job 4491:
==> flow/design.v <==
module adder_floating_point(
							input logic signed [31:0]  operand_normalized_ieee_a , operand_normalized_ieee_b , 
							output logic signed [31:0]  final_sum , 
							output logic zero ,
							output logic overflow ,
							output logic underflow ,
							input logic op 
							);
logic carrynan;
logic signed [24:0]  fraction_a , fraction_b ; 
logic signed [24:0] sum ; 
logic [7:0] exponent_a , exponent_b , positive_difference , biggest_exponent;
logic signB;
always_comb
	begin
	sum = 0;
	carrynan = 0;
	overflow = 0;
	underflow = 0;
	signB=op^operand_normalized_ieee_b[31];
		fraction_a [22:0] = operand_normalized_ieee_a [22:0] ;
		fraction_a[23] = 1 ;
		fraction_a[24] = 0 ;
		exponent_a = operand_normalized_ieee_a [30:23] ;
		fraction_b [22:0] = operand_normalized_ieee_b [22:0] ;
		fraction_b[23] = 1 ;
		fraction_b[24] = 0 ;
		exponent_b = operand_normalized_ieee_b [30:23] ;
	if(exponent_a >= exponent_b)
		begin	
			positive_difference = exponent_a - exponent_b;
			fraction_b >>>= positive_difference ;
			biggest_exponent = exponent_a ; 
		end
	else 
		begin
			positive_difference = exponent_b - exponent_a;
			fraction_a>>>= positive_difference ;
			biggest_exponent = exponent_b;
		end
		if (&exponent_a & ~&exponent_b)
			final_sum = operand_normalized_ieee_a ;
		else if (&exponent_b & ~&exponent_a)
			begin	
			final_sum[30:0] = operand_normalized_ieee_b[30:0] ;
			final_sum[31] = signB ;
			end
		else if (&exponent_a & &exponent_b )
			begin
					if (operand_normalized_ieee_a[31] != signB)
							final_sum = 32'b01111111100000000000000000000001 ;
						else 
							begin
								{carrynan,final_sum[22:0]} = fraction_a + fraction_b ;
								final_sum[31] = operand_normalized_ieee_a[31];
								final_sum [30:23] = biggest_exponent ;
								if(carrynan)
									final_sum = 32'b01111111100000000000000000000001 ;
							end
			end
		else if ((operand_normalized_ieee_a==0)&(operand_normalized_ieee_b==0))
						final_sum = 32'b0;
		else if ((~&exponent_a & ~&exponent_b) & (operand_normalized_ieee_a[22:0] == operand_normalized_ieee_b[22:0]) & (operand_normalized_ieee_a[31] != signB) & (exponent_a == exponent_b) )
						final_sum = 32'b0;
			else
				begin
if(operand_normalized_ieee_a[31]==signB)
begin
		sum = fraction_a + fraction_b;	
		final_sum[31]=operand_normalized_ieee_a[31];
		if (sum[24] == 1 )
		begin
			biggest_exponent= biggest_exponent + 1 ;
			sum=sum>>1;
end					
end
else
if (exponent_a > exponent_b)
begin
			sum = fraction_a - fraction_b;	
      final_sum[31]=operand_normalized_ieee_a[31];
end
else if (exponent_a < exponent_b)
  begin
		sum = fraction_b - fraction_a;	
final_sum[31]=signB;
end
else if (fraction_a>=fraction_b)
  begin
		sum=fraction_a - fraction_b;
    final_sum[31]=operand_normalized_ieee_a[31];
end
else
  begin
		sum=fraction_b - fraction_a;
	final_sum[31]=signB;
	end
        if (sum[23]==0)
        for(int i =0 ; i<=23;i=i+1)	
        begin
          if(sum[23]==0)
          begin
            if (biggest_exponent>=1) 
            begin	
            biggest_exponent=biggest_exponent-1;
            sum=sum<<1;
            end
          end
        end
 if (sum[24] == 1 )
		begin
			biggest_exponent= biggest_exponent + 1 ;
			sum=sum>>1;
			end     
final_sum[30:23]=biggest_exponent;
final_sum[22:0]=sum[22:0];
		end
if (biggest_exponent == 0)
			begin
			underflow = 1 ; 
			end
else if (biggest_exponent > 8'd254)
			begin
			overflow = 1 ;
			end
zero = (~|final_sum);
end
endmodule
module fp_adder_top (
    input  logic        clk,
    input  logic        rst,
    input  logic        start,
    input  logic [31:0] operand_normalized_ieee_a,
    input  logic [31:0] operand_normalized_ieee_b,
    input  logic        op,
    output logic [31:0] final_sum,
    output logic        finish,
    output logic        zero,
    output logic        overflow,
    output logic        underflow
);
  logic [31:0] a_q, b_q;
  logic        op_q, valid_q;
  logic [31:0] sum_d;
  logic        zero_d, overflow_d, underflow_d;
  always_ff @(posedge clk) begin
    a_q  <= operand_normalized_ieee_a;
    b_q  <= operand_normalized_ieee_b;
    op_q <= op;
    if (rst) valid_q <= 1'b0;
    else     valid_q <= start;
  end
  adder_floating_point u_add (
      .operand_normalized_ieee_a(a_q),
      .operand_normalized_ieee_b(b_q),
      .final_sum(sum_d),
      .zero(zero_d),
      .overflow(overflow_d),
      .underflow(underflow_d),
      .op(op_q)
  );
  always_ff @(posedge clk) begin
    final_sum <= sum_d;
    zero      <= zero_d;
    overflow  <= overflow_d;
    underflow <= underflow_d;
    if (rst) finish <= 1'b0;
    else     finish <= valid_q;
  end
endmodule
make LEC_CHECK=0 CAP_MARGIN=20 CORE_MARGIN=2 CORE_UTILIZATION=72 CTS_CLUSTER_DIAMETER=358 CTS_CLUSTER_SIZE=14 HOLD_SLACK_MARGIN=-0.08 PLACE_DENSITY_LB_ADDON=0.29 SETUP_SLACK_MARGIN=-1.6 SLEW_MARGIN=20 TNS_END_PERCENT=30 finish   # period 21.4 ns
run.sh (not shown) runs the stock make flow with config.mk's settings and CLKGATE_MAP_FILE=.
Job 4491 failed in detailed placement (3_5_place_dp) with DPL-0038.
## Diff of input files: job 8640 against job 4491
-- flow/config.mk --
<<< job 4491, line 10
export CORE_UTILIZATION = 72
export CTS_CLUSTER_DIAMETER = 358
export CTS_CLUSTER_SIZE = 14
export HOLD_SLACK_MARGIN = -0.08
export PLACE_DENSITY_LB_ADDON = 0.29
export SETUP_SLACK_MARGIN = -1.6
>>> job 8640, line 10
export CORE_UTILIZATION = 40
<<< job 4491, line 17
export TNS_END_PERCENT = 30
>>> job 8640, line 12
==> flow/constraint.sdc <==
create_clock -name core_clock -period 38.9 [get_ports {clk}]
set_input_delay 7.7800 -clock core_clock [delete_from_list [all_inputs] [get_ports {clk}]]
set_output_delay 7.7800 -clock core_clock [all_outputs]
set_load 0.01 [all_outputs]
Between job 8640 and job 4491, the cell count after synthesis does not differ in any meaningful way. From job 4491 to job 8640 the numbers moved as follows: area of the die up about 80%, final RePlAce weighted congestion fell by 18%, core box area increased 34,000 um2, xor and xnor fraction of the mapped netlist area comparable. Job 8640 has completed all stages; timing, DRC and antenna checks passed. Compared with job 4491, in job 8640 share of the core filled by cells before placement saw a decrease; area figure in the yosys stat output saw little to no change. Width of the die on job 8640 is up relative to job 4491.
diff inputs: job 8640 => job 9301
-- flow/config.mk --
<<< job 8640, line 8
>>> job 9301, line 8
export ABC_AREA = 1
<<< job 8640, line 9
>>> job 9301, line 10
export CORE_ASPECT_RATIO = 1.14
==> flow/constraint.sdc <==
create_clock -name core_clock -period 40.0 [get_ports {clk}]
set_input_delay 8.0000 -clock core_clock [delete_from_list [all_inputs] [get_ports {clk}]]
set_output_delay 8.0000 -clock core_clock [all_outputs]
set_load 0.01 [all_outputs]
Results
- Compared to job 8640, job 9301 has area of all placed cells without fillers 19% lower.
- Job 9301 vs. job 8640: maximum net fanout on the critical path increased by 31 relative to the old numbers, core footprint decreased by 12% relative to the old numbers, width of the die decreased by 12% relative to the old numbers, length of routed wiring on met1 decreased by 16,000 um relative to the old numbers.
- met3 usage in global routing was lower in job 9301 than in job 8640.
--- input diff job 9301..job 8659 ---
-- flow/config.mk --
<<< job 9301, line 8
export ABC_AREA = 1
>>> job 8659, line 8
<<< job 9301, line 10
export CORE_ASPECT_RATIO = 1.14
>>> job 8659, line 9
<<< job 9301, line 12
export CORE_UTILIZATION = 40
>>> job 8659, line 10
export CORE_UTILIZATION = 50
export SETUP_SLACK_MARGIN = 5.0
==> flow/constraint.sdc <==
create_clock -name core_clock -period 21.6 [get_ports {clk}]
set_input_delay 4.3200 -clock core_clock [delete_from_list [all_inputs] [get_ports {clk}]]
set_output_delay 4.3200 -clock core_clock [all_outputs]
set_load 0.01 [all_outputs]
Status job 8659: flow complete, layout not clean - setup timing. Relative to job 9301, number of global-route vias before repair increased by 41% in job 8659. Post-route cell area (job 9301 / job 8659): 0.59. Count of clock-net buffers in the final layout (job 8659 over job 9301): decrease, 1. Core occupancy in the finished layout in job 8659 is 37 points above job 9301. Relative to job 9301, tap cell instance count decreased by 93 in job 8659. Delta (job 8659 minus job 9301): fraction of the mapped netlist area in adder cells decreased by 0.75 points relative to the old numbers; flip-flop and latch share of the layout cell area decreased by 2.9 points relative to the old numbers. Relative area change from synthesis to final layout: higher on job 8659.


== run A ==
Starts from the design.v that is shown in full above.
==> flow/config.mk <==
export PLATFORM = sky130hd
export DESIGN_NAME = fp_adder_top
export DESIGN_NICKNAME = fp_adder_top
export VERILOG_FILES = /design/flow/design.v
export SDC_FILE = /design/flow/constraint.sdc
export NUM_CORES = 4
export LEC_CHECK = 0
export ABC_AREA = 1
export CAP_MARGIN = 20
export CELL_PAD_IN_SITES_GLOBAL_PLACEMENT = 1
export CORE_MARGIN = 2
export CORE_UTILIZATION = 40
export CTS_CLUSTER_DIAMETER = 268
export CTS_CLUSTER_SIZE = 99
export SLEW_MARGIN = 0
==> flow/constraint.sdc <==
create_clock -name core_clock -period 40.0 [get_ports {clk}]
set_input_delay 8.0000 -clock core_clock [delete_from_list [all_inputs] [get_ports {clk}]]
set_output_delay 8.0000 -clock core_clock [all_outputs]
set_load 0.01 [all_outputs]
Inputs modified between run A and run B:
Settings: CORE_ASPECT_RATIO newly set to 0.5; SETUP_SLACK_MARGIN newly set to 4.78; CTS_CLUSTER_SIZE changed from 99 to 100; SLEW_MARGIN changed from 0 to 20; CORE_UTILIZATION changed from 40 to 72; CTS_CLUSTER_DIAMETER changed from 268 to 298; CELL_PAD_IN_SITES_GLOBAL_PLACEMENT removed (was 1); the clock period (ns, I/O delays scaled along) changed from 40.0 to 15.9.
Notes after the runs:
- Run B is listed as incomplete: the tool reported an error in detailed placement and the run ended there.
- Against run A, run B reports a initial cell density of the core that is higher.
- Width of the die, run A and run B, lower one = run A.
- Comparing the two runs side by side, run B comes out ahead of run A on area enclosed by the die boundary.
- In the reports for run A and run B, the larger number of placement rows belongs to run A.
- Compared with run A, in run B average cell area after synthesis held steady; number of register bits inferred by synthesis held steady; area of the core shrank by 30000 sq um.
The inputs of run C differ from those of run B as listed below.
Settings: CTS_CLUSTER_SIZE removed (was 100); MIN_ROUTING_LAYER newly set to met1; GPL_TIMING_DRIVEN newly set to 1; SETUP_SLACK_MARGIN changed from 4.78 to 4.79; CTS_CLUSTER_DIAMETER removed (was 298); CORE_UTILIZATION changed from 72 to 40; CORE_ASPECT_RATIO changed from 0.5 to 1.14; the clock period (ns, I/O delays scaled along) changed from 15.9 to 40.0.
[summary]
Comparing run B against run C, there is no change at all in post-synthesis chip area from yosys. Count of unique library cells instantiated by Yosys: run B vs run C identical. The flip-flop and latch count after synthesis was comparable across run C and run B. Going from run B to run C, the die area was enlarged. On number of cells in Yosys stat, run C and run B are basically level. Diff run B -> run C | placer's final routability congestion estimate | down by more than 10%. Run C completed end to end with timing, DRC and antenna clean.
[inputs] run D vs run C
Settings: SETUP_SLACK_MARGIN no longer set, was 4.79; CTS_CLUSTER_DIAMETER now 268, previously not set; CORE_ASPECT_RATIO now 0.5, was 1.14; GPL_TIMING_DRIVEN no longer set, was 1; MIN_ROUTING_LAYER no longer set, was met1; CTS_CLUSTER_SIZE now 99, previously not set; CELL_PAD_IN_SITES_GLOBAL_PLACEMENT now 1, previously not set; ABC_AREA now 0, was 1; SLEW_MARGIN now 0, was 20.
## What came out
- When the final numbers for run D and run C were put side by side, the area reported by Yosys stat turned out to be greater in run D.
- met4 as the top routing layer in use was reported by run C, and met5 by run D.
Modified inputs, run E compared to run D
Settings: ABC_AREA removed (was 0); CTS_CLUSTER_DIAMETER removed (was 268); CTS_CLUSTER_SIZE removed (was 99); CELL_PAD_IN_SITES_GLOBAL_PLACEMENT removed (was 1); SLEW_MARGIN changed from 0 to 20; CORE_ASPECT_RATIO removed (was 0.5).
==> comparison <==
[run E] worst-case setup margin in the final layout rose 0.0072 ns relative to run D
When the final numbers for run E and run D were put side by side, the total wire length after detailed routing turned out to be smaller in run E.
Post-route clock period utilization: run D vs run E — no meaningful difference
Post-cts resize count | run E above run D


## run 1
RTL: the design.v shown in full above, as it stands there.
make LEC_CHECK=0 ABC_AREA=1 CAP_MARGIN=40 CELL_PAD_IN_SITES_GLOBAL_PLACEMENT=0 CORE_MARGIN=2 CORE_UTILIZATION=72 CTS_CLUSTER_DIAMETER=94 CTS_CLUSTER_SIZE=13 GPL_ROUTABILITY_DRIVEN=0 PLACE_DENSITY=0.4 SETUP_SLACK_MARGIN=3.1 SLEW_MARGIN=20 finish   # period 22.8 ns
Run 1 did not make it past detailed placement, where a tool error ended it.
The following lists how run 2 was set up differently from run 1:
Settings: PLACE_DENSITY now 0.65, was 0.4; CTS_CLUSTER_SIZE now 54, was 13; CTS_CLUSTER_DIAMETER now 256, was 94; GPL_ROUTABILITY_DRIVEN no longer set, was 0; SETUP_SLACK_MARGIN no longer set, was 3.1; CAP_MARGIN now 25, was 40; MAX_ROUTING_LAYER now met4, previously not set; CORE_UTILIZATION now 71, was 72; the clock period (ns, I/O delays scaled along) now 31.2, was 22.8.
Findings:
No stage failed in run 2, and the final checks on the layout all came back clean. Reported for run 1 and run 2, xor and xnor fraction of the mapped netlist area turned out identical to the last digit. Diff run 1 -> run 2: mean area per synthesized cell comparable, area fraction in full adders, half adders and majority gates neither gained nor lost much, placeable core region higher, chip area from the yosys synthesis statistics flat, synthesized cell count ~0 delta. Area after synthesis came out exactly the same in run 1 and run 2. Chip width (run 2 over run 1): increase, 1.4 um. Diff run 1 -> run 2: starting utilization of the core area fell by 0.51 points, mux share of post-synthesis cell area stayed essentially flat, chip area rose by about 1.4%.
Inputs modified between run 2 and run 3:
Settings: a change of CTS_CLUSTER_SIZE from 54 to 12; a deleted CTS_CLUSTER_DIAMETER that had been 256; a deleted MAX_ROUTING_LAYER that had been met4; a change of PLACE_DENSITY from 0.65 to 0.42; a change of CORE_UTILIZATION from 71 to 32; a change of the clock period (ns, I/O delays scaled along) from 31.2 to 60.9.
--- outcome ---
- Number of setup buffers added after CTS: run 2 and run 3 compared, lower one is run 3
- Run 3 -> run 2: average cell area after synthesis delta 0, exact match
- Non-clock buffer count ended up 159 lower on run 3 than on run 2.
- Of run 2 and run 3, the lower number of fillers in the final layout belongs to run 2.
- Average wire length per cell after detail routing (higher): run 3
- First-pass iteration count of the detailed router (higher): run 2
- Delta (run 3 minus run 2): quantity of I/O buffers inserted on ports has remained practically unchanged, number of antenna violations at the first check in global routing has increased.
Here is what was changed in the inputs of run 4 compared with run 3.
Settings: CTS_CLUSTER_DIAMETER now 94, previously not set; CTS_CLUSTER_SIZE now 13, was 12; GPL_ROUTABILITY_DRIVEN now 0, previously not set; CORE_UTILIZATION now 72, was 32; PLACE_DENSITY now 0.41, was 0.42; SETUP_SLACK_MARGIN now 3.15, previously not set; CAP_MARGIN now 40, was 25; the clock period (ns, I/O delays scaled along) now 22.8, was 60.9.
## What came out
- The effective utilization at floorplan of run 4 exceeds that of run 3 by 40 points.
- Run status, run 4: aborted in detailed placement, error DPL-0038
- Changes observed in run 4 relative to run 3: horizontal die size has decreased, average footprint of a synthesized cell shows no meaningful change.
- Chip area delta for run 4 relative to run 3: about 55% lower
Setup changes, run 4 to run 5
Settings: CTS_CLUSTER_DIAMETER no longer set, was 94; GPL_ROUTABILITY_DRIVEN no longer set, was 0; CTS_CLUSTER_SIZE now 12, was 13; ABC_AREA now 0, was 1; CORE_UTILIZATION now 32, was 72; PLACE_DENSITY now 0.88, was 0.41; SETUP_SLACK_MARGIN no longer set, was 3.15; CAP_MARGIN now 25, was 40; TNS_END_PERCENT now 15, previously not set; the clock period (ns, I/O delays scaled along) now 60.9, was 22.8.
==> comparison <==
Run 5 reached the final stage; the timing, DRC and antenna checks on its layout passed.
The overall die height reported for run 5 is greater than that of run 4 by 59%.
Taking run 4 as the reference, in run 5 floorplan die area higher; synthesized netlist net count lower; floorplan core area higher; Yosys chip area higher.
Area after synthesis was lower in run 4 than in run 5.
Run 5 has average size of a mapped cell above what run 4 had.
The lower area share of fa/ha/maj cells after synthesis came out of run 5.
